==> design.v <==
module alu_design #(parameter W = 16, parameter N = 4) ( 
  clock, reset, CE, INP_valid, MODE, CMD, OPA, OPB, CIN, ERR, RES, OV, COUT, G, L, E);
  input clock;
  input reset;
  input CE;                     
  input [1:0] INP_valid;       
  input MODE;                  
  input [N-1:0] CMD;           
  input [W-1:0] OPA;           
  input [W-1:0] OPB;           
  input CIN;                   
  output reg ERR;              
  output reg [2*W-1:0] RES;    
  output reg OV;               
  output reg COUT;             
  output reg G;                
  output reg L;                
  output reg E;                
parameter SHIFT_W = $clog2(W);
reg [W-1:0] opa_r, opb_r;
reg [N-1:0] cmd_r;
reg [1:0] valid_r;
reg mode_r, cin_r;
reg [2*W - 1:0] res_comb;
reg cout_comb, ov_comb, g_comb, l_comb, e_comb, err_comb;
reg [SHIFT_W-1:0] shift_amount;
always @(posedge clock or posedge reset) begin
  if (reset) begin
    opa_r   <= 0;
    opb_r   <= 0;
    cmd_r   <= 0;
    valid_r <= 0;
    mode_r  <= 0;
    cin_r   <= 0;
  end else if (CE) begin
    opa_r   <= OPA;
    opb_r   <= OPB;
    cmd_r   <= CMD;
    valid_r <= INP_valid;
    mode_r  <= MODE;
    cin_r   <= CIN;
  end
end
always @(*) begin
  res_comb  = 0;
  cout_comb = 0;
  ov_comb   = 0;
  g_comb    = 0;
  l_comb    = 0;
  e_comb    = 0;
  err_comb  = 0;
  shift_amount = 0;
  if (mode_r) begin  
    case (valid_r)
      2'b01: begin  
        case (cmd_r)
          4'b0100: begin
            res_comb  = opa_r + 1;
            cout_comb = res_comb[W];
          end
          4'b0101: begin
            res_comb = opa_r - 1;
            ov_comb  = res_comb[W];
          end
          default: err_comb = 1;
        endcase
      end
      2'b10: begin  
        case (cmd_r)
          4'b0110: begin
            res_comb  = {{W{1'b0}}, opb_r + 1};
            cout_comb = res_comb[W];
          end
          4'b0111: begin
            res_comb = {{W{1'b0}}, opb_r - 1};
            ov_comb  = res_comb[W];
          end
          default: err_comb = 1;
        endcase
      end
      2'b11: begin  
        case (cmd_r)
          4'b0000: begin
            res_comb = opa_r + opb_r;
            cout_comb = res_comb[W];
          end
          4'b0001: begin
            res_comb = opa_r - opb_r;
            ov_comb = (opa_r < opb_r);
          end
          4'b0010: begin
            res_comb = opa_r + opb_r + cin_r;
            cout_comb = res_comb[W];
          end
          4'b0011: begin
            res_comb = opa_r - opb_r - cin_r;
            ov_comb = (opa_r < (opb_r + cin_r));
          end
          4'b1000: begin  
            if (opa_r == opb_r) begin
              e_comb = 1;
              g_comb = 0;
              l_comb = 0;
            end
            else if (opa_r > opb_r) begin
              e_comb = 0;
              g_comb = 1;
              l_comb = 0;
            end
            else begin
              e_comb = 0;
              g_comb = 0;
              l_comb = 1;
            end
          end
          4'b1001:   res_comb = (opa_r + 1) * (opb_r + 1);
          4'b1010: res_comb = (opa_r << 1) * opb_r;
          4'b1011: begin  
                   res_comb = $signed(opa_r) + $signed(opb_r);
                   ov_comb = (($signed(opa_r) > 0 && $signed(opb_r) > 0 && $signed(res_comb[W-1:0]) <= 0) ||
                             ($signed(opa_r) < 0 && $signed(opb_r) < 0 && $signed(res_comb[W-1:0]) >= 0));
                  if ($signed(opa_r) == $signed(opb_r)) begin
                    e_comb = 1;
                    g_comb = 0;
                    l_comb = 0;
                  end
                  else if ($signed(opa_r) > $signed(opb_r)) begin
                    e_comb = 0;
                    g_comb = 1;
                    l_comb = 0;
                  end
                  else begin
                    e_comb = 0;
                    g_comb = 0;
                    l_comb = 1;
                  end
          end
          4'b1100: begin  
                   res_comb = $signed(opa_r) - $signed(opb_r);
                   ov_comb = (($signed(opa_r) >= 0 && $signed(opb_r) < 0 && $signed(res_comb[W-1:0]) < 0) ||
                             ($signed(opa_r) < 0 && $signed(opb_r) >= 0 && $signed(res_comb[W-1:0]) >= 0));
                   if ($signed(opa_r) == $signed(opb_r)) begin
                     e_comb = 1;
                     g_comb = 0;
                     l_comb = 0;
                   end
                   else if ($signed(opa_r) > $signed(opb_r)) begin
                     e_comb = 0;
                     g_comb = 1;
                     l_comb = 0;
                   end
                   else begin
                     e_comb = 0;
                     g_comb = 0;
                     l_comb = 1;
                  end
          end
          default: err_comb = 1;
        endcase
      end
      default: err_comb = 1;
    endcase
  end else begin  
    case (valid_r)
      2'b01: begin  
        case (cmd_r)
          4'b0110:   res_comb = {{W{1'b0}}, ~opa_r};
          4'b1000:  res_comb = {{W{1'b0}}, opa_r >> 1};
          4'b1001:  res_comb = {{W{1'b0}}, opa_r << 1};
          default: err_comb = 1;
        endcase
      end
      2'b10: begin  
        case (cmd_r)
          4'b0111:   res_comb = {{W{1'b0}}, ~opb_r};
          4'b1010:  res_comb = {{W{1'b0}}, opb_r >> 1};
          4'b1011:  res_comb = {{W{1'b0}}, opb_r << 1};
          default: err_comb = 1;
        endcase
      end
      2'b11: begin  
        case (cmd_r)
          4'b0000:   res_comb = {{W{1'b0}}, opa_r & opb_r};
          4'b0001:  res_comb = {{W{1'b0}}, ~(opa_r & opb_r)};
          4'b0010:    res_comb = {{W{1'b0}}, opa_r | opb_r};
          4'b0011:   res_comb = {{W{1'b0}}, ~(opa_r | opb_r)};
          4'b0100:   res_comb = {{W{1'b0}}, opa_r ^ opb_r};
          4'b0101:  res_comb = {{W{1'b0}}, ~(opa_r ^ opb_r)};
          4'b1100: begin  
            if (|opb_r[W-1:SHIFT_W+1])   
              err_comb = 1;
            else begin
              shift_amount = opb_r[SHIFT_W-1:0];
              res_comb = {{W{1'b0}}, (opa_r << shift_amount) | (opa_r >> (W - shift_amount))};
            end
          end
          4'b1101: begin  
            if (|opb_r[W-1:SHIFT_W+1])   
              err_comb = 1;
            else begin
              shift_amount = opb_r[SHIFT_W-1:0];
              res_comb = {{W{1'b0}}, (opa_r >> shift_amount) | (opa_r << (W - shift_amount))};
            end
          end
          default: err_comb = 1;
        endcase
      end
      default: err_comb = 1;
    endcase
  end
end
always @(posedge clock or posedge reset) begin
  if (reset) begin
    RES  <= 0;
    COUT <= 0;
    OV   <= 0;
    G    <= 0;
    L    <= 0;
    E    <= 0;
    ERR  <= 0;
  end else if (CE) begin
    RES  <= res_comb;
    COUT <= cout_comb;
    OV   <= ov_comb;
    G    <= g_comb;
    L    <= l_comb;
    E    <= e_comb;
    ERR  <= err_comb;
  end
end
endmodule
==> run.sh <==
#!/bin/bash
# the make line also repeats each setting of config.mk as NAME=value (left out here)
make -C /OpenROAD-flow-scripts/flow DESIGN_CONFIG=/design/flow/config.mk WORK_HOME=/design/flow/orfs CLKGATE_MAP_FILE= finish
==> config.mk <==
export PLATFORM = sky130hd
export DESIGN_NAME = alu_design
export DESIGN_NICKNAME = alu_design
export VERILOG_FILES = /design/flow/design.v
export SDC_FILE = /design/flow/constraint.sdc
export NUM_CORES = 4
export LEC_CHECK = 0
export CAP_MARGIN = 20
export CORE_MARGIN = 2
export CORE_UTILIZATION = 45
export CTS_CLUSTER_SIZE = 51
export GPL_ROUTABILITY_DRIVEN = 0
export MAX_ROUTING_LAYER = met4
export MIN_ROUTING_LAYER = met2
export PLACE_DENSITY = 0.6
export SLEW_MARGIN = 20
export TNS_END_PERCENT = 95
==> constraint.sdc <==
create_clock -name core_clock -period 8.3 [get_ports {clock}]
set_input_delay 1.6600 -clock core_clock [delete_from_list [all_inputs] [get_ports {clock}]]
set_output_delay 1.6600 -clock core_clock [all_outputs]
set_load 0.01 [all_outputs]
==> out/results.ini, run 1 <==
[die]
die_x_um=262
ios=81
fp.coreArea_mm2=0.0657
chipArea_mm2=0.0685
rows=94
die_h_um=262
fp_util_pct=45.4

[yosys]
synth_area_mm2=0.0299
netlist.area_leader.share_pct=28.0
xor_share_pct=6.97
synth_flops=78
syn_inst=3809
ys_cells=3809
synth-area-yosys_mm2=0.0299
synth_cell_types=82
top_logic_kind=adder cells
synth_seq_share_pct=6.53
synthArstFlopShare_pct=100
syn-num-nets=4543
top_area_cell=fa_1
most_common_cell=inv_1
ys.flop_type=dfrtp_1
yosys.area_share.adder_pct=39.4
mux_area_share_pct=3.39
ys_sh_aoi_pct=16.2
ys.warnings.count=1
synthTopCellsByArea=fa_1, ha_1, inv_1
simple_gate_share_pct=17.1
synth_area_per_cell_um2=7.84
edf_count=0
synthTopCellsByCount=inv_1, nand2_1, fa_1, nor2_1, ha_1

[status]
failed_stage=global routing
status=aborted with a tool error
error=[ERROR GRT-0116] Global routing finished with congestion. Check the congestion regions in the DRC Viewer.

[grt]
grt_overflow=403
grt.total_usage_pct=71.5

[cts]
cts.sinks=78
cts_root_buf=clkbuf_16
clockBufferDepth=2
htree_levels=3
cts-hold-fix-buffers=0
numCtsBuffers=9

[placed_design]
place_hpwl_mm=99.7
port_buffers=80
place_ws_ps=-58.1

metal layers:
layer  global-route usage (%)  overflow
met4                     47.5        59
met3                     80.0       308
met2                     76.1        36
met5                        -         -
met1                        -         -
through the flow:
stage | hold slack (ps) | std cells | cell area (um^2) | utilization, %
after CTS | 491 | 4721 | 32700 | 49.7
after global placement | 468 | 4705 | 32300 | 49.2
after floorplan | 521 | 3809 | 29900 | -
after detailed placement | 472 | 4705 | 32300 | 49.2
what timing repair did:
item	in CTS
buffers inserted	0
endpoints found under the setup margin	2
pin swaps	0
gates resized	3
==> run 2: changes to the inputs <==
CAP_MARGIN = 35   (was 20)
CELL_PAD_IN_SITES_DETAIL_PLACEMENT = 1   (was default)
CORE_ASPECT_RATIO = 0.56   (was default)
CORE_UTILIZATION = 36   (was 45)
CTS_CLUSTER_DIAMETER = 135   (was default)
CTS_CLUSTER_SIZE = 98   (was 51)
GPL_ROUTABILITY_DRIVEN = 1   (was 0)
GPL_TIMING_DRIVEN = 1   (was default)
PLACE_DENSITY = default   (was 0.6)
PLACE_DENSITY_LB_ADDON = 0.25   (was default)
SETUP_SLACK_MARGIN = 2.29   (was default)
SLEW_MARGIN = 15   (was 20)
==> run 2 against run 1 <==
Effect of this change: the run again fails in global routing; die area increased by 25%; area after synthesis stayed put; synthesized cell count stayed put.
==> out/results.ini, run 2 <==
[grt]
grt_overflow=1857
grt.total_usage_pct=84.0

[yosys]
synth_cell_types=82  ; unchanged
syn-num-nets=4543  ; unchanged
syn_inst=3809  ; unchanged
yosys.area_share.adder_pct=39.4  ; unchanged
edf_count=0  ; unchanged
simple_gate_share_pct=17.1  ; unchanged
synthTopCellsByCount=inv_1, nand2_1, fa_1, nor2_1, ha_1
ys.warnings.count=1  ; unchanged
xor_share_pct=6.97  ; unchanged
mux_area_share_pct=3.39  ; unchanged
top_logic_kind=adder cells
netlist.area_leader.share_pct=28.0  ; unchanged
top_area_cell=fa_1
ys_sh_aoi_pct=16.2  ; unchanged
most_common_cell=inv_1
synth_seq_share_pct=6.53  ; unchanged
ys_cells=3809  ; unchanged
ys.flop_type=dfrtp_1
synthTopCellsByArea=fa_1, ha_1, inv_1
synth_area_per_cell_um2=7.84  ; unchanged
synth_area_mm2=0.0299  ; unchanged
synth_flops=78  ; unchanged
synthArstFlopShare_pct=100  ; unchanged
synth-area-yosys_mm2=0.0299  ; unchanged

[die]
fp_util_pct=36.6  ; -8.8 points
fp.coreArea_mm2=0.0816  ; +24%
die_x_um=389  ; +49%
die_h_um=220  ; -16%
rows=78  ; -17%
ios=81  ; unchanged
chipArea_mm2=0.0854  ; +25%

[cts]
cts_root_buf=clkbuf_16
htree_levels=3  ; unchanged
cts.sinks=78  ; unchanged
numCtsBuffers=9  ; unchanged
clockBufferDepth=2  ; unchanged

[placed_design]
port_buffers=80  ; unchanged
routabilityCongestion=1.15
dpl-instance-area_mm2=0.0334  ; +3.4%
place_hpwl_mm=140  ; +40%

[status]
status=aborted with a tool error
error=[ERROR GRT-0116] Global routing finished with congestion. Check the congestion regions in the DRC Viewer.
failed_stage=global routing

[run 2: metrics by stage]
stage / util, % / setup slack [ps] / hold slack [ps] / std cells
detailed placement: 41.0 / 91.7 / 488 / 4976
CTS: 43.0 / 771 / 523 / 5052
global placement: 40.8 / -108 / 500 / 4965
floorplan: - / 1170 / 521 / 3809
[run 2: layer usage]
metal	GRT overflow	track usage (%)
met2	64	85.2
met4	39	48.7
met1	-	-
met3	1754	103
met5	-	-
[run 2: what timing repair did]
| action | 4_1_cts |
|---|---|
| hold buffers | 0 |
| resized | 181 |
| setup endpoints to repair | 28 |
| buffers inserted | 60 |
| pin swaps | 57 |
==> run 3: changes to the inputs <==
CAP_MARGIN = 20   (was 35)
CELL_PAD_IN_SITES_DETAIL_PLACEMENT = 0   (was 1)
CORE_ASPECT_RATIO = default   (was 0.56)
CORE_MARGIN = 10   (was 2)
CORE_UTILIZATION = 17   (was 36)
CTS_CLUSTER_DIAMETER = 175   (was 135)
CTS_CLUSTER_SIZE = 92   (was 98)
GPL_TIMING_DRIVEN = default   (was 1)
HOLD_SLACK_MARGIN = 0.29   (was default)
MAX_ROUTING_LAYER = met5   (was met4)
MIN_ROUTING_LAYER = default   (was met2)
PLACE_DENSITY = 0.78   (was default)
PLACE_DENSITY_LB_ADDON = default   (was 0.25)
SETUP_SLACK_MARGIN = -0.78   (was 2.29)
SLEW_MARGIN = 20   (was 15)
TNS_END_PERCENT = 5   (was 95)
clock period = 7.8 ns   (was 8.3 ns; I/O delays follow)
==> run 3 against run 2 <==
Effect of this change: die area up 130%; synthesized cell count unchanged; area after synthesis unchanged; the layout now fails its checks (setup timing).
==> out/results.ini, run 3 <==
[yosys]
synth_cell_types=82  ; unchanged
simple_gate_share_pct=17.1  ; unchanged
most_common_cell=inv_1
synth_seq_share_pct=6.53  ; unchanged
netlist.area_leader.share_pct=28.0  ; unchanged
xor_share_pct=6.97  ; unchanged
synth_flops=78  ; unchanged
top_logic_kind=adder cells
mux_area_share_pct=3.39  ; unchanged
syn_inst=3809  ; unchanged
synthTopCellsByCount=inv_1, nand2_1, fa_1, nor2_1, ha_1
synth_area_per_cell_um2=7.84  ; unchanged
ys.flop_type=dfrtp_1
edf_count=0  ; unchanged
synth-area-yosys_mm2=0.0299  ; unchanged
synthTopCellsByArea=fa_1, ha_1, inv_1
ys_sh_aoi_pct=16.2  ; unchanged
yosys.area_share.adder_pct=39.4  ; unchanged
synth_area_mm2=0.0299  ; unchanged
syn-num-nets=4543  ; unchanged
ys.warnings.count=1  ; unchanged
synthArstFlopShare_pct=100  ; unchanged
ys_cells=3809  ; unchanged
top_area_cell=fa_1

[grt]
grt_overflow=0
grt_pass1_wl_mm=210
grt_pass1_vias=31211
grt.total_usage_pct=14.5
antenna_found_initial=23
grt_max_degree=57

[die]
rows=153  ; +96%
fp.coreArea_mm2=0.174  ; +110%
die_x_um=439  ; +13%
ios=81  ; unchanged
die_h_um=439  ; +100%
chipArea_mm2=0.193  ; +130%
fp_util_pct=17.1  ; -19 points

[timing]
drv_slew=0
layout_setup_ws_ps=-176
hold_violations=0
worst_pin_slew_ps=1230
relSlewSlack_pct=17.9
clock_skew_ps=24.8
fin_crit_ps=7980
max_freq_mhz=125
fin_crit_sh_pct=102
timing.hold.ws_ps=500
setup_viol=5

[worst_setup_path]
critPathLaunchType=flop
crit_buf_inv=4
crit_end=RES[31]
rr_startpoint=opb_r[2]
critPathKind=flop to flop
cp_common_cell=fa_1
arrival_ps=8230
r2r_cells=26
worst_ep_required_time_ps=8050
crit_family=adder cells
r2r-end=RES[31]
cp-startpoint=opb_r[2]
crit_fanout=8
crit_slowest_cell=a2111oi_0
r2r_slack_ps=-180
cp-end-kind=flop
crit_cells=26
cpPeakStageDelay_ps=870

[layout]
regArea_mm2=0.00196
postLayoutCellArea_mm2=0.0352
nets=4684
comb_area_mm2=0.0249
area_growth_pct=17.9
nFillCells=19215

[cts]
cts_root_buf=clkbuf_16
clockBufferDepth=2  ; unchanged
cts_resized=0  ; -100%
cts_setup_buffers=0  ; -100%
cts.sinks=78  ; unchanged
cts-hold-fix-buffers=0  ; unchanged
cts_tree=yes
numCtsBuffers=9  ; unchanged
clkTransAtPathRegs_ps=80
clock_latency_ps=400
htree_levels=3  ; unchanged

[detailed_routing]
remaining_drc_errors=0
wire_per_inst_um=23.0
wl_mm=145
antenna_left=0
vias=30466
drtIter0Drc=3633
viasPerCell=4.85
first_pass_iters=9

[flow_run]
maxCapViolations=0
warning_count=63

[hold_path]
holdCritStartpoint=RES[10]
worstHoldPathCells=1
holdPathEnd=RES[10]
min_path_type=flop to flop

[status]
status=finished with violations
failed_checks=setup timing

[placed_design]
dpl-instance-area_mm2=0.0349  ; +4.5%
place_hpwl_mm=116  ; -17%
port_buffers=80  ; unchanged
routabilityCongestion=1.03  ; -9.9%

-- run 3: layer usage --
metal  vias up  global-route usage [%]  wire [um]
li1      12814                       -          -
met1     14975                    16.9      51900
met2      2063                    23.7      65500
met3       602                    3.18      14900
met4        12                    10.1      12300
met5         -                       0        141
-- run 3: layout make-up --
| cell class | instances | area share [%] |
|---|---|---|
| multi-input combinational | 2908 | 70.6 |
| timing repair buffer | 362 | 8.46 |
| tap | 2325 | 8.26 |
| inverter | 591 | 6.30 |
| sequential | 78 | 5.56 |
| clock buffer | 9 | 0.640 |
| clock inverter | 7 | 0.181 |
| antenna | 2 | 0.0142 |
-- run 3: through the flow --
step	utilization [%]	TNS, ps	cells	setup WS, ps
global route	20.2	-3840	6280	-602
global placement	20.0	0	6264	24.8
detailed placement	20.0	-140	6264	-57.8
CTS	20.2	-235	6280	-74.1
finish	20.2	-685	6282	-176
floorplan	-	-3070	3809	-717
==> run 4: changes to the inputs <==
CAP_MARGIN = 35   (was 20)
CELL_PAD_IN_SITES_DETAIL_PLACEMENT = 2   (was 0)
CORE_ASPECT_RATIO = 1.72   (was default)
CORE_MARGIN = 2   (was 10)
CORE_UTILIZATION = 36   (was 17)
CTS_CLUSTER_DIAMETER = 79   (was 175)
CTS_CLUSTER_SIZE = 98   (was 92)
GPL_TIMING_DRIVEN = 0   (was default)
HOLD_SLACK_MARGIN = default   (was 0.29)
MAX_ROUTING_LAYER = met4   (was met5)
MIN_ROUTING_LAYER = met2   (was default)
PLACE_DENSITY = default   (was 0.78)
PLACE_DENSITY_LB_ADDON = 0.25   (was default)
SETUP_SLACK_MARGIN = default   (was -0.78)
SLEW_MARGIN = 15   (was 20)
TNS_END_PERCENT = 95   (was 5)
clock period = 8.3 ns   (was 7.8 ns; I/O delays follow)
==> run 4 against run 3 <==
Effect of this change: the flow now stops in global routing; area after synthesis unchanged; synthesized cell count unchanged; die area decreased by 56%.
==> out/results.ini, run 4 <==
[grt]
grt_overflow=902
grt.total_usage_pct=91.3

[yosys]
edf_count=0  ; unchanged
synth-area-yosys_mm2=0.0299  ; unchanged
xor_share_pct=6.97  ; unchanged
top_area_cell=fa_1
synthArstFlopShare_pct=100  ; unchanged
synth_seq_share_pct=6.53  ; unchanged
synthTopCellsByArea=fa_1, ha_1, inv_1
mux_area_share_pct=3.39  ; unchanged
ys.flop_type=dfrtp_1
synth_area_mm2=0.0299  ; unchanged
syn-num-nets=4543  ; unchanged
ys.warnings.count=1  ; unchanged
ys_cells=3809  ; unchanged
synth_flops=78  ; unchanged
netlist.area_leader.share_pct=28.0  ; unchanged
syn_inst=3809  ; unchanged
simple_gate_share_pct=17.1  ; unchanged
most_common_cell=inv_1
synthTopCellsByCount=inv_1, nand2_1, fa_1, nor2_1, ha_1
ys_sh_aoi_pct=16.2  ; unchanged
top_logic_kind=adder cells
synth_area_per_cell_um2=7.84  ; unchanged
synth_cell_types=82  ; unchanged
yosys.area_share.adder_pct=39.4  ; unchanged

[die]
die_h_um=382  ; -13%
rows=138  ; -9.8%
fp.coreArea_mm2=0.0822  ; -53%
ios=81  ; unchanged
fp_util_pct=36.3  ; +19 points
die_x_um=224  ; -49%
chipArea_mm2=0.0854  ; -56%

[cts]
cts-hold-fix-buffers=0  ; unchanged
cts_root_buf=clkbuf_16
numCtsBuffers=9  ; unchanged
clockBufferDepth=2  ; unchanged
cts.sinks=78  ; unchanged
htree_levels=3  ; unchanged

[status]
status=aborted with a tool error
failed_stage=global routing
error=[ERROR GRT-0116] Global routing finished with congestion. Check the congestion regions in the DRC Viewer.

[placed_design]
port_buffers=80  ; unchanged
dpl-instance-area_mm2=0.0332  ; -5.0%
place_hpwl_mm=189  ; +63%
routabilityCongestion=1.25  ; +21%

==> run 4: through the flow <==
step / cells / setup slack, ps
after global placement: 4939 / -3670
after floorplan: 3809 / 75.8
after CTS: 5077 / -111
after detailed placement: 5037 / -3900
==> run 4: what timing repair did <==
item,in CTS
gates resized,320
pin swaps,23
endpoints found under the setup margin,29
buffers inserted,37
endpoints found under the hold margin,0
==> run 4: per-layer routing <==
layer | GRT overflow | track usage [%]
met1 | - | -
met2 | 279 | 95.0
met3 | 420 | 92.2
met4 | 203 | 81.9
met5 | - | -
==> run 5: changes to the inputs <==
CAP_MARGIN = 20   (was 35)
CELL_PAD_IN_SITES_DETAIL_PLACEMENT = 0   (was 2)
CORE_ASPECT_RATIO = default   (was 1.72)
CORE_UTILIZATION = 17   (was 36)
CTS_CLUSTER_DIAMETER = 175   (was 79)
CTS_CLUSTER_SIZE = 92   (was 98)
GPL_TIMING_DRIVEN = default   (was 0)
HOLD_SLACK_MARGIN = 0.06   (was default)
MAX_ROUTING_LAYER = met5   (was met4)
MIN_ROUTING_LAYER = default   (was met2)
PLACE_DENSITY = 0.78   (was default)
PLACE_DENSITY_LB_ADDON = default   (was 0.25)
SETUP_SLACK_MARGIN = -0.7   (was default)
SLEW_MARGIN = 20   (was 15)
TNS_END_PERCENT = 5   (was 95)
clock period = 7.8 ns   (was 8.3 ns; I/O delays follow)
==> run 5 against run 4 <==
Effect of this change: the layout now fails its checks (setup timing); synthesized cell count unchanged; die area up 110%; area after synthesis unchanged.
==> out/results.ini, run 5 <==
[worst_setup_path]
crit_family=adder cells
r2r-end=RES[28]
critPathKind=flop to flop
worst_ep_required_time_ps=8040
r2r_cells=29
r2r_slack_ps=-180
crit_buf_inv=5
rr_startpoint=opa_r[0]
crit_end=RES[28]
cp_common_cell=fa_1
arrival_ps=8230
crit_fanout=5
cp-startpoint=opa_r[0]
crit_cells=29
critPathLaunchType=flop
cpPeakStageDelay_ps=540
cp-end-kind=flop
crit_slowest_cell=fa_1

[yosys]
synth_cell_types=82  ; unchanged
syn-num-nets=4543  ; unchanged
mux_area_share_pct=3.39  ; unchanged
xor_share_pct=6.97  ; unchanged
synthTopCellsByArea=fa_1, ha_1, inv_1
yosys.area_share.adder_pct=39.4  ; unchanged
most_common_cell=inv_1
synth_area_per_cell_um2=7.84  ; unchanged
edf_count=0  ; unchanged
ys_cells=3809  ; unchanged
ys_sh_aoi_pct=16.2  ; unchanged
synth_flops=78  ; unchanged
synthTopCellsByCount=inv_1, nand2_1, fa_1, nor2_1, ha_1
synth_area_mm2=0.0299  ; unchanged
ys.warnings.count=1  ; unchanged
synth-area-yosys_mm2=0.0299  ; unchanged
ys.flop_type=dfrtp_1
top_logic_kind=adder cells
synth_seq_share_pct=6.53  ; unchanged
top_area_cell=fa_1
simple_gate_share_pct=17.1  ; unchanged
syn_inst=3809  ; unchanged
synthArstFlopShare_pct=100  ; unchanged
netlist.area_leader.share_pct=28.0  ; unchanged

[layout]
final_cells=6315
nets=4716
nFillCells=19378
comb_area_mm2=0.0249
final_util_pct=20.4
regArea_mm2=0.00196
area_growth_pct=18.8

[flow_run]
warning_count=63
maxCapViolations=0

[cts]
cts_setup_buffers=0  ; -100%
cts.sinks=78  ; unchanged
clockBufferDepth=2  ; unchanged
numCtsBuffers=9  ; unchanged
htree_levels=3  ; unchanged
cts-hold-fix-buffers=0  ; unchanged
cts_tree=yes
cts_resized=0  ; -100%
clkTransAtPathRegs_ps=80
clock_latency_ps=380
cts_root_buf=clkbuf_16

[timing]
fin_crit_ps=7980
worst_pin_slew_ps=1170
max_freq_mhz=125
relSlewSlack_pct=19.7
drv_slew=0
hold_violations=0
fin_crit_sh_pct=102
setup_viol=5
layout_setup_ws_ps=-182
clock_skew_ps=15.3

[grt]
antenna_found_initial=3
grt.total_usage_pct=15.9
grt_max_degree=62
grt_pass1_wl_mm=211
grt_pass1_vias=31395
grt_overflow=0

[status]
status=finished with violations
failed_checks=setup timing

[detailed_routing]
wl_mm=146
first_pass_iters=7
wire_per_inst_um=23.1
drtIter0Drc=3369
vias=30340
remaining_drc_errors=0
viasPerCell=4.80
antenna_left=0

[placed_design]
place_inst=6296  ; +25%
port_buffers=80  ; unchanged
place_hpwl_mm=117  ; -38%
place_ws_ps=-172  ; +3730 ps
routabilityCongestion=1.03  ; -18%

[die]
ios=81  ; unchanged
rows=153  ; +11%
chipArea_mm2=0.179  ; +110%
fp.coreArea_mm2=0.174  ; +110%
die_x_um=423  ; +89%
fp_util_pct=17.1  ; -19 points
die_h_um=423  ; +11%

[hold_path]
worstHoldPathCells=1
holdPathEnd=RES[10]
holdCritStartpoint=RES[10]
min_path_type=flop to flop

## run 5: layout make-up
cell class | instances | share of cell area (%)
diodes | 3 | 0.0212
clock buffers | 9 | 0.635
clock inverters | 7 | 0.173
inverters | 591 | 6.26
multi-input cells | 2908 | 70.2
flip-flops and latches | 78 | 5.52
well taps | 2325 | 8.20
repair buffers | 394 | 9.04
## run 5: per-layer routing
metal / routed length, um / global-route usage [%]
met1: 52500 / 18.5
met2: 68100 / 26.4
met3: 14100 / 3.28
met4: 10900 / 10.2
met5: 26 / 0
## run 5: through the flow
step	hold WS, ps	setup TNS (ps)	instance area [um^2]
after floorplan	521	-2800	29900
after global placement	467	-331	35200
after detailed placement	472	-647	35200
after CTS	489	-757	35500
after global routing	524	-5170	35500
final	497	-550	35500
==> run 6: changes to the inputs <==
ABC_AREA = 1   (was default)
CELL_PAD_IN_SITES_DETAIL_PLACEMENT = default   (was 0)
CORE_UTILIZATION = 62   (was 17)
CTS_CLUSTER_DIAMETER = default   (was 175)
CTS_CLUSTER_SIZE = 99   (was 92)
GPL_ROUTABILITY_DRIVEN = default   (was 1)
HOLD_SLACK_MARGIN = default   (was 0.06)
MAX_ROUTING_LAYER = default   (was met5)
PLACE_DENSITY = 0.6   (was 0.78)
SETUP_SLACK_MARGIN = default   (was -0.7)
TNS_END_PERCENT = default   (was 5)
clock period = 5.92 ns   (was 7.8 ns; I/O delays follow)
==> run 6 against run 5 <==
Effect of this change: the run now fails in global routing; synthesized cell count up 25%; area after synthesis up 5.4%; die area fell by 71%.
==> out/results.ini, run 6 <==
[status]
status=aborted with a tool error
failed_stage=global routing
error=[ERROR GRT-0232] Routing congestion too high. Check the congestion heatmap in the GUI.

[yosys]
synth_area_mm2=0.0315  ; +5.4%
synth_seq_share_pct=6.20  ; -0.33 points
synth-area-yosys_mm2=0.0315  ; +5.4%
yosys.area_share.adder_pct=37.4  ; -2.0 points
ys_sh_aoi_pct=12.5  ; -3.6 points
ys.flop_type=dfrtp_1
xor_share_pct=1.58  ; -5.4 points
synthTopCellsByCount=nand2_1, inv_1, fa_1, nor2_1, ha_1
netlist.area_leader.share_pct=26.6  ; -1.4 points
synthTopCellsByArea=fa_1, nand2_1, ha_1
syn_inst=4772  ; +25%
top_logic_kind=adder cells
synth_cell_types=64  ; -22%
simple_gate_share_pct=28.4  ; +11 points
synth_flops=78  ; unchanged
synthArstFlopShare_pct=100  ; unchanged
edf_count=0  ; unchanged
mux_area_share_pct=0.0318  ; -3.4 points
synth_area_per_cell_um2=6.60  ; -16%
most_common_cell=nand2_1
top_area_cell=fa_1
ys_cells=4772  ; +25%
ys.warnings.count=1  ; unchanged
syn-num-nets=5506  ; +21%

[die]
chipArea_mm2=0.0526  ; -71%
die_x_um=229  ; -46%
rows=82  ; -46%
fp.coreArea_mm2=0.0502  ; -71%
ios=81  ; unchanged
fp_util_pct=62.7  ; +46 points
die_h_um=229  ; -46%

[cts]
cts.sinks=78  ; unchanged
cts_root_buf=clkbuf_16
clockBufferDepth=2  ; unchanged
numCtsBuffers=9  ; unchanged
htree_levels=3  ; unchanged

[grt]
grt_overflow=8
grt.total_usage_pct=68.2

[placed_design]
port_buffers=80  ; unchanged
place_hpwl_mm=117  ; +0.17%
routabilityCongestion=1.15  ; +11%

-- run 6: metal layers --
layer,GRT usage (%),GRT overflow
met5,14.1,0
met3,44.5,0
met2,89.1,7
met1,73.2,0
met4,61.9,1
-- run 6: what timing repair did --
action | CTS
pin swaps | 118
gates cloned | 1
buffers inserted | 52
setup endpoints to repair | 26
hold buffers | 0
resized | 266
endpoints found under the hold margin | 0
-- run 6: stage by stage --
step           util, %  area, um^2  cells  setup slack (ps)
4_1_cts           76.2       38200   5898              -682
3_5_place_dp      72.9       36600   5830             -1080
3_3_place_gp      72.9       36600   5830              -892
2_1_floorplan        -       31900   4772              -363
==> run 7: changes to the inputs <==
ABC_AREA = default   (was 1)
CELL_PAD_IN_SITES_DETAIL_PLACEMENT = 1   (was default)
CORE_MARGIN = 10   (was 2)
CORE_UTILIZATION = 17   (was 62)
CTS_CLUSTER_SIZE = 56   (was 99)
GPL_ROUTABILITY_DRIVEN = 0   (was default)
HOLD_SLACK_MARGIN = 0.13   (was default)
MAX_ROUTING_LAYER = met5   (was default)
PLACE_DENSITY = default   (was 0.6)
PLACE_DENSITY_LB_ADDON = 0.24   (was default)
SETUP_SLACK_MARGIN = 1.19   (was default)
TNS_END_PERCENT = 25   (was default)
clock period = 7.8 ns   (was 5.92 ns; I/O delays follow)
==> run 7 against run 6 <==
Effect of this change: the run now finishes clean; die area increased to 3.7 times the previous value; synthesized cell count decreased by 20%; area after synthesis decreased by 5.1%.
==> out/results.ini, run 7 <==
[layout]
final_util_pct=21.3
nFillCells=20672
nets=4806
area_growth_pct=24.4
final_cells=6404
postLayoutCellArea_mm2=0.0372

[worst_setup_path]
critPathLaunchType=flop
critPathKind=flop to flop
worst_ep_required_time_ps=8080
crit_fanout=4
crit_cells=29
crit_end=RES[28]
crit_family=adder cells
arrival_ps=7710
r2r_cells=29
r2r-end=RES[28]
rr_startpoint=opa_r[4]
cp-startpoint=opa_r[4]
cp-end-kind=flop
cp_common_cell=fa_1
crit_buf_inv=6
crit_slowest_cell=fa_1
cpPeakStageDelay_ps=510
r2r_slack_ps=370

[timing]
worst_pin_slew_ps=1230
clock_skew_ps=20.3
max_freq_mhz=135
setup_viol=0
fin_crit_ps=7430
grt_setup_unrepaired=yes
relSlewSlack_pct=17.5
fin_crit_sh_pct=95.2
hold_violations=0
drv_slew=0

[yosys]
synthArstFlopShare_pct=100  ; unchanged
synth-area-yosys_mm2=0.0299  ; -5.1%
synthTopCellsByCount=inv_1, nand2_1, fa_1, nor2_1, ha_1
synth_seq_share_pct=6.53  ; +0.33 points
synth_flops=78  ; unchanged
yosys.area_share.adder_pct=39.4  ; +2.0 points
xor_share_pct=6.97  ; +5.4 points
synth_area_mm2=0.0299  ; -5.1%
simple_gate_share_pct=17.1  ; -11 points
ys.flop_type=dfrtp_1
top_area_cell=fa_1
edf_count=0  ; unchanged
synth_area_per_cell_um2=7.84  ; +19%
ys.warnings.count=1  ; unchanged
mux_area_share_pct=3.39  ; +3.4 points
netlist.area_leader.share_pct=28.0  ; +1.4 points
synth_cell_types=82  ; +28%
top_logic_kind=adder cells
synthTopCellsByArea=fa_1, ha_1, inv_1
ys_cells=3809  ; -20%
ys_sh_aoi_pct=16.2  ; +3.6 points
syn_inst=3809  ; -20%
syn-num-nets=4543  ; -17%
most_common_cell=inv_1

[detailed_routing]
drtIter0Drc=2728
wl_mm=159
wire_per_inst_um=24.9
first_pass_iters=9
viasPerCell=4.72
vias=30218
antenna_left=0
remaining_drc_errors=0

[cts]
cts_root_buf=clkbuf_16
clock_latency_ps=430
htree_levels=3  ; unchanged
cts_tree=yes
cts-hold-fix-buffers=0  ; unchanged
cts.sinks=78  ; unchanged
clockBufferDepth=2  ; unchanged
clkTransAtPathRegs_ps=80
numCtsBuffers=9  ; unchanged

[grt]
grt.total_usage_pct=16.2
grt_pass1_vias=32476
antenna_found_initial=7
grt_max_degree=58
grt_overflow=0
grt_pass1_wl_mm=232

[placed_design]
port_buffers=80  ; unchanged
place_hpwl_mm=130  ; +11%
place_inst=6329  ; +8.6%
dpl-instance-area_mm2=0.0358  ; -2.0%

[flow_run]
warning_count=66
maxCapViolations=0

[die]
fp.coreArea_mm2=0.174  ; +250%
rows=153  ; +87%
die_h_um=439  ; +92%
fp_util_pct=17.1  ; -46 points
die_x_um=439  ; +92%
ios=81  ; unchanged
chipArea_mm2=0.193  ; +270%

[hold_path]
worstHoldPathCells=1
holdCritStartpoint=E
min_path_type=flop to flop
holdPathEnd=E

[status]
status=finished clean

-- run 7: metrics by stage --
step	setup WS, ps	setup TNS, ps	hold WS, ps
final	373	0	503
after CTS	388	0	508
after floorplan	670	0	521
after global placement	-102	-114	482
after global routing	153	0	540
after detailed placement	-220	-728	487
-- run 7: layer usage --
metal	routed length, um	global-route usage [%]
met1	64800	20.0
met2	76000	27.6
met3	9560	2.05
met4	9050	8.10
met5	41	0
-- run 7: cell type report --
| type | count | area (um^2) | share of cell area [%] |
|---|---|---|---|
| Antenna cell | 2 | 5.00 | 0.0135 |
| Sequential cell | 78 | 1970 | 5.30 |
| Inverter | 591 | 2230 | 6.00 |
| Clock buffer | 9 | 225 | 0.606 |
| Multi-Input combinational cell | 2908 | 25600 | 68.9 |
| Clock inverter | 7 | 57.6 | 0.155 |
| Tap cell | 2325 | 2910 | 7.83 |
| Timing Repair Buffer | 484 | 4180 | 11.2 |
-- run 7: what timing repair did --
item	4_1_cts	5_1_grt
buffers inserted	53	4
resized	96	37
setup endpoints to repair	25	25
pin swaps	44	20
==> run 8: changes to the inputs <==
CELL_PAD_IN_SITES_DETAIL_PLACEMENT = default   (was 1)
CORE_MARGIN = 2   (was 10)
CORE_UTILIZATION = 57   (was 17)
CTS_CLUSTER_SIZE = 49   (was 56)
GPL_ROUTABILITY_DRIVEN = default   (was 0)
HOLD_SLACK_MARGIN = default   (was 0.13)
MAX_ROUTING_LAYER = default   (was met5)
PLACE_DENSITY = 0.6   (was default)
PLACE_DENSITY_LB_ADDON = default   (was 0.24)
SETUP_SLACK_MARGIN = default   (was 1.19)
TNS_END_PERCENT = default   (was 25)
clock period = 6.52 ns   (was 7.8 ns; I/O delays follow)
==> run 8 against run 7 <==
Effect of this change: area after synthesis is the same; cell area grew 0.72%; register-to-register slack lost 1300 ps; cell count shrank 22%; routed wire length shrank 5.9%; clock-buffer cell count grew 4; first-iteration DRC count grew 110%; highest routed layer unchanged; now fails the layout checks on setup timing; core utilization grew 51 points; die area shrank 72%.
==> out/results.ini, run 8 <==
[yosys]
top_area_cell=fa_1
synthTopCellsByArea=fa_1, ha_1, inv_1
simple_gate_share_pct=17.1  ; unchanged
synthTopCellsByCount=inv_1, nand2_1, fa_1, nor2_1, ha_1
syn-num-nets=4543  ; unchanged
ys_sh_aoi_pct=16.2  ; unchanged
synth_area_mm2=0.0299  ; unchanged
mux_area_share_pct=3.39  ; unchanged
synth_seq_share_pct=6.53  ; unchanged
yosys.area_share.adder_pct=39.4  ; unchanged
most_common_cell=inv_1
xor_share_pct=6.97  ; unchanged
ys.flop_type=dfrtp_1
ys_cells=3809  ; unchanged
synth_area_per_cell_um2=7.84  ; unchanged
edf_count=0  ; unchanged
synth-area-yosys_mm2=0.0299  ; unchanged
ys.warnings.count=1  ; unchanged
top_logic_kind=adder cells
synthArstFlopShare_pct=100  ; unchanged
syn_inst=3809  ; unchanged
synth_flops=78  ; unchanged
synth_cell_types=82  ; unchanged
netlist.area_leader.share_pct=28.0  ; unchanged

[grt]
grt_pass1_vias=34322  ; +5.7%
grt_pass1_wl_mm=216  ; -6.9%
grt.total_usage_pct=54.9  ; +39 points
grt_max_degree=71  ; +22%
grt_overflow=0  ; unchanged
antenna_found_initial=8  ; +1

[die]
rows=83  ; -46%
die_h_um=233  ; -47%
die_x_um=233  ; -47%
fp_util_pct=57.9  ; +41 points
ios=81  ; unchanged
fp.coreArea_mm2=0.0516  ; -70%
chipArea_mm2=0.0543  ; -72%

[detailed_routing]
drtIter0Drc=5820  ; +110%
wire_per_inst_um=30.0  ; +21%
wl_mm=150  ; -5.9%
first_pass_iters=14  ; +5
antenna_left=0  ; unchanged
remaining_drc_errors=0  ; unchanged
viasPerCell=6.82  ; +45%
vias=34083  ; +13%

[cts]
clock_latency_ps=390  ; -40 ps
clkTransAtPathRegs_ps=80  ; about the same
cts_root_buf=clkbuf_16
cts.sinks=78  ; unchanged
numCtsBuffers=9  ; unchanged
cts_tree=yes
htree_levels=3  ; unchanged
clockBufferDepth=2  ; unchanged

[timing]
timing.hold.ws_ps=503  ; +0.357 ps
setup_viol=24  ; +24
fin_crit_ps=7490  ; +67.1 ps
clock_skew_ps=13.9  ; -6.44 ps
max_freq_mhz=133  ; -0.90%
fin_crit_sh_pct=115  ; +20 points
relSlewSlack_pct=8.68  ; -8.8 points
drv_slew=0  ; unchanged
setup-tns-final_ps=-15000  ; -15000 ps
worst_pin_slew_ps=1360  ; +129 ps
grt_setup_unrepaired=yes
hold_violations=0  ; unchanged
layout_setup_ws_ps=-974  ; -1350 ps

[worst_setup_path]
arrival_ps=7720  ; about the same
crit_slowest_cell=fa_1
crit_cells=31  ; +6.9%
r2r_cells=31  ; +6.9%
crit_buf_inv=9  ; +3
critPathLaunchType=flop
cp-startpoint=opa_r[1]
worst_ep_required_time_ps=6750  ; -1330 ps
cp-end-kind=flop
crit_family=adder cells
r2r_slack_ps=-970  ; -1350 ps
crit_fanout=4  ; unchanged
cpPeakStageDelay_ps=550  ; +40 ps
critPathKind=flop to flop
rr_startpoint=opa_r[1]
crit_end=RES[28]
cp_common_cell=fa_1
r2r-end=RES[28]

[placed_design]
place_hpwl_mm=117  ; -9.6%
routabilityCongestion=1.15
dpl-instance-area_mm2=0.0354  ; -1.2%
place_ws_ps=-1350  ; -1130 ps
port_buffers=80  ; unchanged

[hold_path]
min_path_type=flop to flop
worstHoldPathCells=1  ; unchanged
holdCritStartpoint=RES[2]
holdPathEnd=RES[2]

[flow_run]
warning_count=68  ; +3.0%
maxCapViolations=0  ; unchanged

[layout]
postLayoutCellArea_mm2=0.0374  ; +0.72%
final_util_pct=72.5  ; +51 points
nets=5033  ; +4.7%
area_growth_pct=25.3

[status]
status=finished with violations
failed_checks=setup timing

==> run 8: area by class of cell <==
cell class | count | area, um^2
fillers | 3797 | 14200
flip-flops and latches | 78 | 1970
multi-input cells | 2908 | 26100
well taps | 680 | 851
clock inverters | 3 | 90.1
inverters | 591 | 2230
clock buffers | 13 | 260
diodes | 12 | 30.0
repair buffers | 711 | 5940
==> run 8: per-stage QoR <==
step	instances
2_1_floorplan	3809
3_3_place_gp	4909
3_5_place_dp	4909
4_1_cts	4954
5_1_grt	4987
6_report	4996
==> run 8: per-layer routing <==
metal,share of wire (%),GRT usage (%)
met2,41,79.8
met1,33,63.5
met5,0.13,3.40
met4,10,40.9
met3,16,24.0
==> run 8: what timing repair did <==
item	4_1_cts	5_1_grt
endpoints found under the setup margin	25	24
setup buffers	30	32
hold buffers	0	0
gates resized	139	121
endpoints found under the hold margin	0	0
pin swaps	53	64
==> run 9: changes to the inputs <==
ABC_AREA = 1   (was default)
CORE_UTILIZATION = 66   (was 57)
CTS_CLUSTER_SIZE = 98   (was 49)
SETUP_SLACK_MARGIN = 2.19   (was default)
TNS_END_PERCENT = 20   (was default)
clock period = 7.76 ns   (was 6.52 ns; I/O delays follow)
==> run 9 against run 8 <==
Effect of this change: the run now finishes clean; maximum frequency grew 7.4%; core utilization grew 3.6 points; non-clock buffer count fell by 376; worst setup slack better by 1800 ps; register-to-register slack better by 1800 ps; sequential share of layout area rose by 0.22 points; largest cell class unchanged; via count increased by 9.8%; critical path type unchanged; cell count increased by 11%.
==> out/results.ini, run 9 <==
[status]
status=finished clean

[worst_setup_path]
worst_ep_required_time_ps=8080  ; +1330 ps
crit_fanout=6  ; +2
cpPeakStageDelay_ps=580  ; +30 ps
crit_buf_inv=9  ; unchanged
critPathKind=flop to flop
critPathLaunchType=flop
rr_startpoint=opb_r[2]
crit_cells=34  ; +9.7%
crit_family=adder cells
cp-end-kind=flop
r2r-end=RES[24]
crit_slowest_cell=fa_1
cp-startpoint=opb_r[2]
crit_end=RES[24]
r2r_cells=34  ; +9.7%
arrival_ps=7300  ; -420 ps
r2r_slack_ps=780  ; +1760 ps

[die]
die_h_um=222  ; -4.5%
fp.coreArea_mm2=0.0474  ; -8.1%
chipArea_mm2=0.0495  ; -8.8%
fp_util_pct=66.3  ; +8.5 points
ios=81  ; unchanged
rows=80  ; -3.6%
die_x_um=222  ; -4.5%

[yosys]
mux_area_share_pct=0.0318  ; -3.4 points
edf_count=0  ; unchanged
synth_area_per_cell_um2=6.60  ; -16%
xor_share_pct=1.58  ; -5.4 points
ys_cells=4772  ; +25%
syn_inst=4772  ; +25%
synthTopCellsByArea=fa_1, nand2_1, ha_1
top_area_cell=fa_1
simple_gate_share_pct=28.4  ; +11 points
synth-area-yosys_mm2=0.0315  ; +5.4%
syn-num-nets=5506  ; +21%
synth_cell_types=64  ; -22%
synth_seq_share_pct=6.20  ; -0.33 points
yosys.area_share.adder_pct=37.4  ; -2.0 points
top_logic_kind=adder cells
synthTopCellsByCount=nand2_1, inv_1, fa_1, nor2_1, ha_1
synth_area_mm2=0.0315  ; +5.4%
synth_flops=78  ; unchanged
ys_sh_aoi_pct=12.5  ; -3.6 points
ys.flop_type=dfrtp_1
most_common_cell=nand2_1
synthArstFlopShare_pct=100  ; unchanged
netlist.area_leader.share_pct=26.6  ; -1.4 points
ys.warnings.count=1  ; unchanged

[timing]
grt_setup_unrepaired=yes
setup-tns-final_ps=0  ; +15000 ps
relSlewSlack_pct=20.4  ; +12 points
setup_viol=0  ; -100%
clock_skew_ps=14.0  ; +0.0908 ps
fin_crit_ps=6980  ; -517 ps
max_freq_mhz=143  ; +7.4%
drv_slew=0  ; unchanged
worst_pin_slew_ps=1190  ; -162 ps
hold_violations=0  ; unchanged
fin_crit_sh_pct=89.9  ; -25 points

[cts]
numCtsBuffers=9  ; unchanged
clkTransAtPathRegs_ps=70  ; about the same
htree_levels=3  ; unchanged
cts.sinks=78  ; unchanged
cts_tree=yes
clock_latency_ps=440  ; +50 ps
clockBufferDepth=2  ; unchanged
cts-hold-fix-buffers=0  ; unchanged
cts_root_buf=clkbuf_16

[flow_run]
warning_count=68  ; unchanged
maxCapViolations=0  ; unchanged

[placed_design]
place_hpwl_mm=108  ; -7.7%
port_buffers=80  ; unchanged
dpl-instance-area_mm2=0.0335  ; -5.4%
routabilityCongestion=1.16  ; +0.59%

[hold_path]
min_path_type=flop to flop
worstHoldPathCells=2  ; +1
holdPathEnd=RES[3]
holdCritStartpoint=RES[3]

[detailed_routing]
drtIter0Drc=7084  ; +22%
wl_mm=149  ; -0.39%
first_pass_iters=14  ; unchanged
antenna_left=0  ; unchanged
wire_per_inst_um=26.9  ; -10%
vias=37407  ; +9.8%
remaining_drc_errors=0  ; unchanged
viasPerCell=6.74  ; -1.1%

[layout]
nets=5652  ; +12%
area_growth_pct=14.7
postLayoutCellArea_mm2=0.0361  ; -3.5%

[grt]
grt.total_usage_pct=59.6  ; +4.7 points
grt_max_degree=81  ; +14%
grt_pass1_vias=36705  ; +6.9%
grt_overflow=0  ; unchanged
grt_pass1_wl_mm=218  ; +1.0%
antenna_found_initial=10  ; +2

## run 9: what timing repair did
item / CTS / global route
pin swaps: 130 / 42
buffers inserted: 100 / 16
gates resized: 300 / 76
endpoints found under the setup margin: 28 / 28
## run 9: layout make-up
type	count	area, um^2
Sequential cell	78	1980
Antenna cell	8	20.0
Clock inverter	7	55.1
Inverter	929	3570
Fill cell	3456	11300
Tap cell	615	769
Multi-Input combinational cell	3565	26400
Clock buffer	9	225
Timing Repair Buffer	335	3080
## run 9: stage by stage
step,utilization (%),setup WS (ps),instances,hold slack [ps]
6_report,76.1,783,5546,483
4_1_cts,75.1,1180,5522,485
3_5_place_dp,70.6,459,5406,466
5_1_grt,76.1,625,5540,501
3_3_place_gp,70.6,624,5406,462
2_1_floorplan,-,1470,4772,501
## run 9: per-layer routing
metal	vias to the layer above	GRT usage, %	wire length [um]
met5	-	4.99	457
met4	20	52.5	18400
met3	1479	31.6	27000
met2	3864	82.5	57600
met1	16896	66.0	46000
li1	15148	-	-
==> run 10: changes to the inputs <==
ABC_AREA = default   (was 1)
CORE_UTILIZATION = 57   (was 66)
CTS_CLUSTER_DIAMETER = 220   (was default)
CTS_CLUSTER_SIZE = 48   (was 98)
PLACE_DENSITY = default   (was 0.6)
SETUP_SLACK_MARGIN = -0.56   (was 2.19)
TNS_END_PERCENT = default   (was 20)
clock period = 6.26 ns   (was 7.76 ns; I/O delays follow)
==> run 10 against run 9 <==
Effect of this change: the layout now fails its checks (setup timing); routed wire length shrank 0.71%; core utilization fell by 5.2 points; critical path depth is 5 lower; sequential share of layout area down 0.10 points; highest routed layer unchanged.
==> out/results.ini, run 10 <==
[yosys]
synth_cell_types=82  ; +28%
syn_inst=3809  ; -20%
synth-area-yosys_mm2=0.0299  ; -5.1%
synthTopCellsByArea=fa_1, ha_1, inv_1
syn-num-nets=4543  ; -17%
netlist.area_leader.share_pct=28.0  ; +1.4 points
edf_count=0  ; unchanged
synth_area_per_cell_um2=7.84  ; +19%
xor_share_pct=6.97  ; +5.4 points
synth_area_mm2=0.0299  ; -5.1%
simple_gate_share_pct=17.1  ; -11 points
top_logic_kind=adder cells
yosys.area_share.adder_pct=39.4  ; +2.0 points
mux_area_share_pct=3.39  ; +3.4 points
ys.warnings.count=1  ; unchanged
synth_flops=78  ; unchanged
synth_seq_share_pct=6.53  ; +0.33 points
top_area_cell=fa_1
ys.flop_type=dfrtp_1
ys_sh_aoi_pct=16.2  ; +3.6 points
ys_cells=3809  ; -20%
most_common_cell=inv_1
synthTopCellsByCount=inv_1, nand2_1, fa_1, nor2_1, ha_1
synthArstFlopShare_pct=100  ; unchanged

[hold_path]
holdCritStartpoint=RES[1]
holdPathEnd=RES[1]
min_path_type=flop to flop
worstHoldPathCells=1  ; -1

[worst_setup_path]
cp_common_cell=fa_1
critPathKind=flop to flop
r2r-end=RES[30]
arrival_ps=7870  ; +570 ps
cp-startpoint=opb_r[3]
crit_cells=29  ; -15%
worst_ep_required_time_ps=6490  ; -1590 ps
crit_family=adder cells
r2r_cells=29  ; -15%
cp-end-kind=flop
cpPeakStageDelay_ps=530  ; -50 ps
crit_end=RES[30]
critPathLaunchType=flop
rr_startpoint=opb_r[3]
crit_buf_inv=6  ; -3
crit_fanout=6  ; unchanged
r2r_slack_ps=-1380  ; -2160 ps
crit_slowest_cell=fa_1

[cts]
clkTransAtPathRegs_ps=70  ; about the same
cts_root_buf=clkbuf_16
htree_levels=3  ; unchanged
clockBufferDepth=2  ; unchanged
numCtsBuffers=9  ; unchanged
cts_tree=yes
cts.sinks=78  ; unchanged
clock_latency_ps=400  ; -40 ps

[grt]
gr-usage-met2_pct=78.8  ; -3.7 points
antenna_found_initial=9  ; -1
grt_overflow=0  ; unchanged
gr-max-usage-layer=met2
grt_max_degree=57  ; -30%
grt_use_met3_pct=21.1  ; -10 points
grt.total_usage_pct=54.4  ; -5.2 points
grt_pass1_vias=34001  ; -7.4%
grt_use_met1_pct=64.7  ; -1.4 points
grt_pass1_wl_mm=215  ; -1.7%

[layout]
nFillCells=3855  ; +12%
area_growth_pct=22.5
final_cells=4937  ; -11%
postLayoutCellArea_mm2=0.0366  ; +1.3%
nets=4980  ; -12%

[flow_run]
warning_count=68  ; unchanged
maxCapViolations=0  ; unchanged

[timing]
drv_slew=0  ; unchanged
setup_viol=25  ; +25
fin_crit_sh_pct=122  ; +32 points
grt_setup_unrepaired=yes
clock_skew_ps=15.3  ; +1.34 ps
worst_pin_slew_ps=1360  ; +171 ps
relSlewSlack_pct=6.69  ; -14 points
timing.hold.ws_ps=502  ; +18.7 ps
max_freq_mhz=131  ; -8.7%
layout_setup_ws_ps=-1380  ; -2160 ps
fin_crit_ps=7640  ; +662 ps
hold_violations=0  ; unchanged

[placed_design]
port_buffers=80  ; unchanged
dpl-instance-area_mm2=0.0352  ; +5.1%
place_hpwl_mm=117  ; +8.2%
routabilityCongestion=1.14  ; -1.7%
place_inst=4892  ; -9.5%

[detailed_routing]
drtIter0Drc=5708  ; -19%
viasPerCell=6.86  ; +1.7%
wire_per_inst_um=30.1  ; +12%
vias=33877  ; -9.4%
wl_mm=148  ; -0.71%
first_pass_iters=12  ; -2
antenna_left=0  ; unchanged
remaining_drc_errors=0  ; unchanged

[status]
status=finished with violations
failed_checks=setup timing

[die]
die_h_um=233  ; +4.7%
fp.coreArea_mm2=0.0516  ; +8.8%
ios=81  ; unchanged
chipArea_mm2=0.0543  ; +9.7%
fp_util_pct=57.9  ; -8.5 points
die_x_um=233  ; +4.7%
rows=83  ; +3.8%

run 10: area by class of cell:
class / count / area [um^2] / share of cell area, %
antenna: 6 / 15.0 / 0.0410
clock buffer: 10 / 229 / 0.626
clock inverter: 6 / 70.1 / 0.191
inverter: 591 / 2240 / 6.11
multi-input combinational: 2908 / 25800 / 70.5
sequential: 78 / 1970 / 5.37
tap: 680 / 851 / 2.33
timing repair buffer: 658 / 5430 / 14.8
run 10: repair_timing:
item,in CTS,in global routing
resized,71,108
hold buffers,0,0
setup endpoints to repair,23,23
hold endpoints to repair,0,0
pin swaps,11,45
buffers inserted,10,20
run 10: metal layers:
metal / wire, um / vias up
li1: - / 13418
met1: 50000 / 15983
met2: 59800 / 3340
met3: 23200 / 1128
met4: 15300 / 8
met5: 73 / -
run 10: stage by stage:
stage | TNS, ps | setup slack (ps) | utilization (%)
2_1_floorplan | -9720 | -870 | -
3_3_place_gp | -25450 | -1410 | 68.3
3_5_place_dp | -29480 | -1650 | 68.3
4_1_cts | -18890 | -1140 | 69.6
5_1_grt | -25900 | -1510 | 70.9
6_report | -22030 | -1380 | 70.9
==> run 11: changes to the inputs <==
CORE_UTILIZATION = 72   (was 57)
CTS_CLUSTER_DIAMETER = default   (was 220)
CTS_CLUSTER_SIZE = default   (was 48)
PLACE_DENSITY = 0.73   (was default)
SETUP_SLACK_MARGIN = -0.37   (was -0.56)
clock period = 6.1 ns   (was 6.26 ns; I/O delays follow)
==> run 11 against run 10 <==
Effect of this change: the run now fails in global routing; area after synthesis stayed put; die area decreased by 20%; synthesized cell count stayed put.
==> out/results.ini, run 11 <==
[status]
status=aborted with a tool error
failed_stage=global routing
error=[ERROR GRT-0232] Routing congestion too high. Check the congestion heatmap in the GUI.

[yosys]
edf_count=0  ; unchanged
ys.warnings.count=1  ; unchanged
mux_area_share_pct=3.39  ; unchanged
ys_sh_aoi_pct=16.2  ; unchanged
ys.flop_type=dfrtp_1
synth-area-yosys_mm2=0.0299  ; unchanged
netlist.area_leader.share_pct=28.0  ; unchanged
synthTopCellsByArea=fa_1, ha_1, inv_1
simple_gate_share_pct=17.1  ; unchanged
yosys.area_share.adder_pct=39.4  ; unchanged
synth_cell_types=82  ; unchanged
synthTopCellsByCount=inv_1, nand2_1, fa_1, nor2_1, ha_1
ys_cells=3809  ; unchanged
synth_seq_share_pct=6.53  ; unchanged
syn_inst=3809  ; unchanged
synthArstFlopShare_pct=100  ; unchanged
most_common_cell=inv_1
xor_share_pct=6.97  ; unchanged
synth_area_mm2=0.0299  ; unchanged
syn-num-nets=4543  ; unchanged
top_logic_kind=adder cells
synth_area_per_cell_um2=7.84  ; unchanged
synth_flops=78  ; unchanged
top_area_cell=fa_1

[die]
rows=74  ; -11%
chipArea_mm2=0.0431  ; -20%
fp.coreArea_mm2=0.0409  ; -21%
fp_util_pct=73.0  ; +15 points
die_h_um=208  ; -11%
ios=81  ; unchanged
die_x_um=208  ; -11%

[cts]
clockBufferDepth=2  ; unchanged
cts.sinks=78  ; unchanged
numCtsBuffers=9  ; unchanged
htree_levels=3  ; unchanged
cts_root_buf=clkbuf_16

[grt]
grt.total_usage_pct=78.1
grt_overflow=80

[placed_design]
place_hpwl_mm=102  ; -13%
place_inst=4735  ; -3.2%
routabilityCongestion=1.29  ; +14%
port_buffers=80  ; unchanged
dpl-instance-area_mm2=0.0349  ; -0.87%
place_ws_ps=-1690  ; -42.3 ps

==> run 11: layer usage <==
| layer | overflow | GRT usage (%) |
|---|---|---|
| met1 | 2 | 77.8 |
| met2 | 39 | 92.5 |
| met3 | 2 | 67.0 |
| met4 | 37 | 75.1 |
| met5 | 0 | 35.0 |
==> run 11: what timing repair did <==
action / CTS
endpoints found under the hold margin: 0
pin swaps: 68
setup endpoints to repair: 24
hold buffers: 0
cloned: 1
resized: 188
setup buffers: 26
==> run 11: through the flow <==
stage | utilization [%] | hold slack, ps
CTS | 88.7 | 509
floorplan | - | 521
detailed placement | 85.3 | 491
global placement | 85.3 | 481
==> run 12: changes to the inputs <==
CORE_ASPECT_RATIO = 1.56   (was default)
CORE_UTILIZATION = 68   (was 72)
CTS_CLUSTER_DIAMETER = 175   (was default)
CTS_CLUSTER_SIZE = 94   (was default)
GPL_ROUTABILITY_DRIVEN = 1   (was default)
MAX_ROUTING_LAYER = met4   (was default)
MIN_ROUTING_LAYER = met2   (was default)
PLACE_DENSITY = default   (was 0.73)
PLACE_DENSITY_LB_ADDON = 0.25   (was default)
SETUP_SLACK_MARGIN = default   (was -0.37)
clock period = 5.47 ns   (was 6.1 ns; I/O delays follow)
==> run 12 against run 11 <==
Effect of this change: die area is 5.9% higher; area after synthesis unchanged; synthesized cell count stayed put; the run again fails in global routing.
==> out/results.ini, run 12 <==
[status]
status=aborted with a tool error
failed_stage=global routing
error=[ERROR GRT-0116] Global routing finished with congestion. Check the congestion regions in the DRC Viewer.

[cts]
numCtsBuffers=9  ; unchanged
clockBufferDepth=2  ; unchanged
cts.sinks=78  ; unchanged
htree_levels=3  ; unchanged
cts_root_buf=clkbuf_16

[placed_design]
port_buffers=80  ; unchanged
place_hpwl_mm=105  ; +2.6%
dpl-instance-area_mm2=0.0353  ; +0.94%
routabilityCongestion=1.78  ; +38%
place_ws_ps=-2440  ; -749 ps

[grt]
grt_overflow=2588
grt.total_usage_pct=105

[yosys]
synth_area_mm2=0.0299  ; unchanged
netlist.area_leader.share_pct=28.0  ; unchanged
synthTopCellsByCount=inv_1, nand2_1, fa_1, nor2_1, ha_1
synth-area-yosys_mm2=0.0299  ; unchanged
synth_area_per_cell_um2=7.84  ; unchanged
ys_sh_aoi_pct=16.2  ; unchanged
ys.warnings.count=1  ; unchanged
edf_count=0  ; unchanged
simple_gate_share_pct=17.1  ; unchanged
most_common_cell=inv_1
xor_share_pct=6.97  ; unchanged
syn-num-nets=4543  ; unchanged
synthArstFlopShare_pct=100  ; unchanged
synthTopCellsByArea=fa_1, ha_1, inv_1
mux_area_share_pct=3.39  ; unchanged
top_area_cell=fa_1
synth_cell_types=82  ; unchanged
yosys.area_share.adder_pct=39.4  ; unchanged
top_logic_kind=adder cells
ys_cells=3809  ; unchanged
synth_seq_share_pct=6.53  ; unchanged
syn_inst=3809  ; unchanged
synth_flops=78  ; unchanged
ys.flop_type=dfrtp_1

[die]
rows=95  ; +28%
die_h_um=266  ; +28%
die_x_um=172  ; -17%
chipArea_mm2=0.0457  ; +5.9%
fp.coreArea_mm2=0.0433  ; +5.7%
fp_util_pct=69.0  ; -4.0 points
ios=81  ; unchanged

## run 12: per-layer routing
layer  track usage [%]  overflow
met2               103       899
met3               113      1301
met1                 -         -
met5                 -         -
met4              96.1       388
## run 12: per-stage QoR
| stage | std cells | utilization, % |
|---|---|---|
| after CTS | 4859 | 85.0 |
| after floorplan | 3809 | - |
| after global placement | 4801 | 81.5 |
| after detailed placement | 4801 | 81.5 |
## run 12: repair_timing
action	in CTS
gates resized	187
hold buffers	0
pin swaps	64
setup endpoints to repair	27
buffers inserted	45
